Design median, start of the top module:
module median
#(
    parameter MEM_DATA_WIDTH = 32,
    parameter LUT_ADDR_WIDTH = 10,  
    parameter MEM_ADDR_WIDTH = 10,  
    parameter PIXEL_DATA_WIDTH = 8,
    parameter IMG_WIDTH  = 320,
    parameter IMG_HEIGHT = 320
)(
    input clk,  
    input rst_n,  
    input [31:0] word0,
    input [31:0] word1,
    input [31:0] word2,
    output [PIXEL_DATA_WIDTH-1:0] pixel1,
    output [PIXEL_DATA_WIDTH-1:0] pixel2,
    output [PIXEL_DATA_WIDTH-1:0] pixel3,
    output [PIXEL_DATA_WIDTH-1:0] pixel4,
    output [LUT_ADDR_WIDTH-1:0] raddr_a,
    output [LUT_ADDR_WIDTH-1:0] raddr_b,
    output [LUT_ADDR_WIDTH-1:0] raddr_c,
    output [MEM_ADDR_WIDTH-1:0] waddr
);
Size: roughly 3600 cells after synthesis, about 130 flip-flops, ~170 I/O pins, roughly 0.022 mm² of cells after synthesis.
Settings: LEC_CHECK=0, ABC_AREA=1, CAP_MARGIN=20, CORE_MARGIN=2, CORE_UTILIZATION=52, CTS_CLUSTER_SIZE=95, SLEW_MARGIN=20; clock period 27.1 ns.
run.sh (not shown) runs the stock make flow with config.mk's settings and CLKGATE_MAP_FILE=.
The first run ran to the end with no violations.
Next try:
ABC_AREA = default   (was 1)
CORE_UTILIZATION = 68   (was 52)
CTS_CLUSTER_DIAMETER = 47   (was default)
CTS_CLUSTER_SIZE = 42   (was 95)
clock period = 16.2 ns   (was 27.1 ns; I/O delays follow)
The changed run aborted during 4_1_cts (DPL-0038). Synthesized area is higher by 4.8%. Die area is lower by 20%. Synthesized cell count is lower by 13%.

========
run 1:
median again, from the RTL that the note above started with.
## median
module median
#(
    parameter MEM_DATA_WIDTH = 32,
    parameter LUT_ADDR_WIDTH = 10,  
    parameter MEM_ADDR_WIDTH = 10,  
    parameter PIXEL_DATA_WIDTH = 8,
    parameter IMG_WIDTH  = 320,
    parameter IMG_HEIGHT = 320
)(
    input clk,  
    input rst_n,  
    input [31:0] word0,
    input [31:0] word1,
    input [31:0] word2,
    output [PIXEL_DATA_WIDTH-1:0] pixel1,
    output [PIXEL_DATA_WIDTH-1:0] pixel2,
    output [PIXEL_DATA_WIDTH-1:0] pixel3,
    output [PIXEL_DATA_WIDTH-1:0] pixel4,
    output [LUT_ADDR_WIDTH-1:0] raddr_a,
    output [LUT_ADDR_WIDTH-1:0] raddr_b,
    output [LUT_ADDR_WIDTH-1:0] raddr_c,
    output [MEM_ADDR_WIDTH-1:0] waddr
);
clock: 12.4 ns
lec_check: 0
abc_area: 1
cap_margin: 20
core_margin: 2
core_utilization: 72
cts_cluster_diameter: 66
cts_cluster_size: 10
slew_margin: 35
Run 1 never completed; the flow aborted with a tool error in detailed placement (3_5_place_dp).
Modified inputs, run 2 compared to run 1
- a change of CTS_CLUSTER_DIAMETER from 66 to 209
- a change of SLEW_MARGIN from 35 to 20
- a change of CORE_UTILIZATION from 72 to 70
- a change of CTS_CLUSTER_SIZE from 10 to 36
- a deleted ABC_AREA that had been 1
- a change of the clock period (ns, I/O delays scaled along) from 12.4 to 28.1
Notes after the runs:
Run 2: all stages done; final checks FAILED (setup timing).
The higher aoi/oai-family share of the synthesized area of run 2 and run 1 is in run 2.
Re sequential cell area fraction in the yosys report: run 2 and run 1 aren't equal, and the lower value belongs to run 2.
Yosys-reported design area after synthesis (higher): run 2
Die size: run 2 exceeds run 1
Number of placement rows was lower in the run labelled run 1.
On post-synthesis share of cell area spent on full adders, half adders and majority gates: run 2 sits below run 1.
Of run 2 and run 1, it is run 2 that has the lower synthesized cell count.
As of run 2, number of distinct library cells after synthesis had risen by more than half compared to run 1.
The following lists how run 3 was set up differently from run 2:
- MAX_ROUTING_LAYER newly set to met4
- CTS_CLUSTER_SIZE removed (was 36)
- CTS_CLUSTER_DIAMETER removed (was 209)
- CORE_UTILIZATION changed from 70 to 71
- ABC_AREA newly set to 1
- the clock period (ns, I/O delays scaled along) changed from 28.1 to 21.6
Notes after the runs:
Run 3 finished all stages; the layout is clean. Row standard cell core area: run 3 lower / run 2 higher. On run 3: post-CTS repair timing setup buffer count is 7 lower than what run 2 gave. Area fraction in and, or, nand and nor cells after synthesis: run 3 higher than run 2.
Here is what was changed in the inputs of run 4 compared with run 3.
- MAX_ROUTING_LAYER removed (was met4)
- CORE_UTILIZATION changed from 71 to 72
- CTS_CLUSTER_SIZE newly set to 10
- CTS_CLUSTER_DIAMETER newly set to 66
- the clock period (ns, I/O delays scaled along) changed from 21.6 to 12.4
[summary]
- Run 4 got as far as detailed placement (3_5_place_dp), where a tool error ended the run.
- Comparing run 3 against run 4, there is no change at all in post-synthesis async set-or-reset flop share.
- Starting density of the core: run 4 vs run 3 up 0.57 points
- Diff run 3 -> run 4: die span in y decreased by 0.68% relative to the old numbers; average instance area after synthesis closely matched the old numbers; chip area decreased by 1.4% relative to the old numbers; area of the mapped netlist closely matched the old numbers; chip width decreased by 0.68% relative to the old numbers.

========
median again, from the RTL that the note above started with.
## median
module median
#(
    parameter MEM_DATA_WIDTH = 32,
    parameter LUT_ADDR_WIDTH = 10,  
    parameter MEM_ADDR_WIDTH = 10,  
    parameter PIXEL_DATA_WIDTH = 8,
    parameter IMG_WIDTH  = 320,
    parameter IMG_HEIGHT = 320
)(
    input clk,  
    input rst_n,  
    input [31:0] word0,
    input [31:0] word1,
    input [31:0] word2,
    output [PIXEL_DATA_WIDTH-1:0] pixel1,
    output [PIXEL_DATA_WIDTH-1:0] pixel2,
    output [PIXEL_DATA_WIDTH-1:0] pixel3,
    output [PIXEL_DATA_WIDTH-1:0] pixel4,
    output [LUT_ADDR_WIDTH-1:0] raddr_a,
    output [LUT_ADDR_WIDTH-1:0] raddr_b,
    output [LUT_ADDR_WIDTH-1:0] raddr_c,
    output [MEM_ADDR_WIDTH-1:0] waddr
);
clock: 46.9 ns
lec_check: 0
cap_margin: 25
cell_pad_in_sites_global_placement: 3
core_aspect_ratio: 1.76
core_margin: 7
core_utilization: 20
cts_cluster_diameter: 89
cts_cluster_size: 10
gpl_routability_driven: 1
gpl_timing_driven: 0
hold_slack_margin: -0.02
max_routing_layer: met4
min_routing_layer: met2
place_density: 0.39
slew_margin: 15
Then changed:
Settings changed: ABC_AREA set to 0, CAP_MARGIN 25 to 0, CELL_PAD_IN_SITES_DETAIL_PLACEMENT set to 2, CORE_MARGIN 7 to 6, CORE_UTILIZATION 20 to 45, CTS_CLUSTER_DIAMETER 89 to 110, CTS_CLUSTER_SIZE 10 to 72, HOLD_SLACK_MARGIN -0.02 to not set, MAX_ROUTING_LAYER met4 to met5, MIN_ROUTING_LAYER met2 to met1.
Outcome:
- Now the flow failed in global placement (3_3_place_gp) on GPL-0301
- die size shrinks by about 55%
- synthesized cell count does not change
- synthesized area is unchanged
Then changed:
Settings changed: ABC_AREA 0 to not set, CAP_MARGIN 0 to 20, CELL_PAD_IN_SITES_DETAIL_PLACEMENT 2 to not set, CELL_PAD_IN_SITES_GLOBAL_PLACEMENT 3 to not set, CORE_ASPECT_RATIO 1.76 to not set, CORE_MARGIN 6 to 2, CORE_UTILIZATION 45 to 64, CTS_CLUSTER_DIAMETER 110 to not set, CTS_CLUSTER_SIZE 72 to not set, GPL_ROUTABILITY_DRIVEN 1 to not set, GPL_TIMING_DRIVEN 0 to not set, MAX_ROUTING_LAYER met5 to not set, MIN_ROUTING_LAYER met1 to not set, PLACE_DENSITY 0.39 to not set, SLEW_MARGIN 15 to 20.
Clock period 46.9 ns to 14.2 ns, I/O delays scaled along.
Outcome:
- This time the run did not get past clock tree synthesis (4_1_cts) on DPL-0038
- synthesized area stays the same
- synthesized cell count does not change
- die size came out lower by 34%
Then changed:
Settings changed: CORE_UTILIZATION 64 to 40.
Clock period 14.2 ns to 30.0 ns, I/O delays scaled along.
=> The changed run ran to the end with no violations; synthesized area stays the same; die size came out higher by 59%; synthesized cell count is unchanged.
Then changed:
Settings changed: ABC_AREA set to 1, CAP_MARGIN 20 to 35, CELL_PAD_IN_SITES_DETAIL_PLACEMENT set to 2, CTS_CLUSTER_DIAMETER set to 44, GPL_ROUTABILITY_DRIVEN set to 0, HOLD_SLACK_MARGIN set to 0.23, SETUP_SLACK_MARGIN set to 5.0, TNS_END_PERCENT set to 80.
With this change the flow failed in clock tree synthesis (4_1_cts) (DPL-0033).
Die area went down by 4.5%.
Area after synthesis came out lower by 4.5%.
Synthesized cell count is higher by 15%.
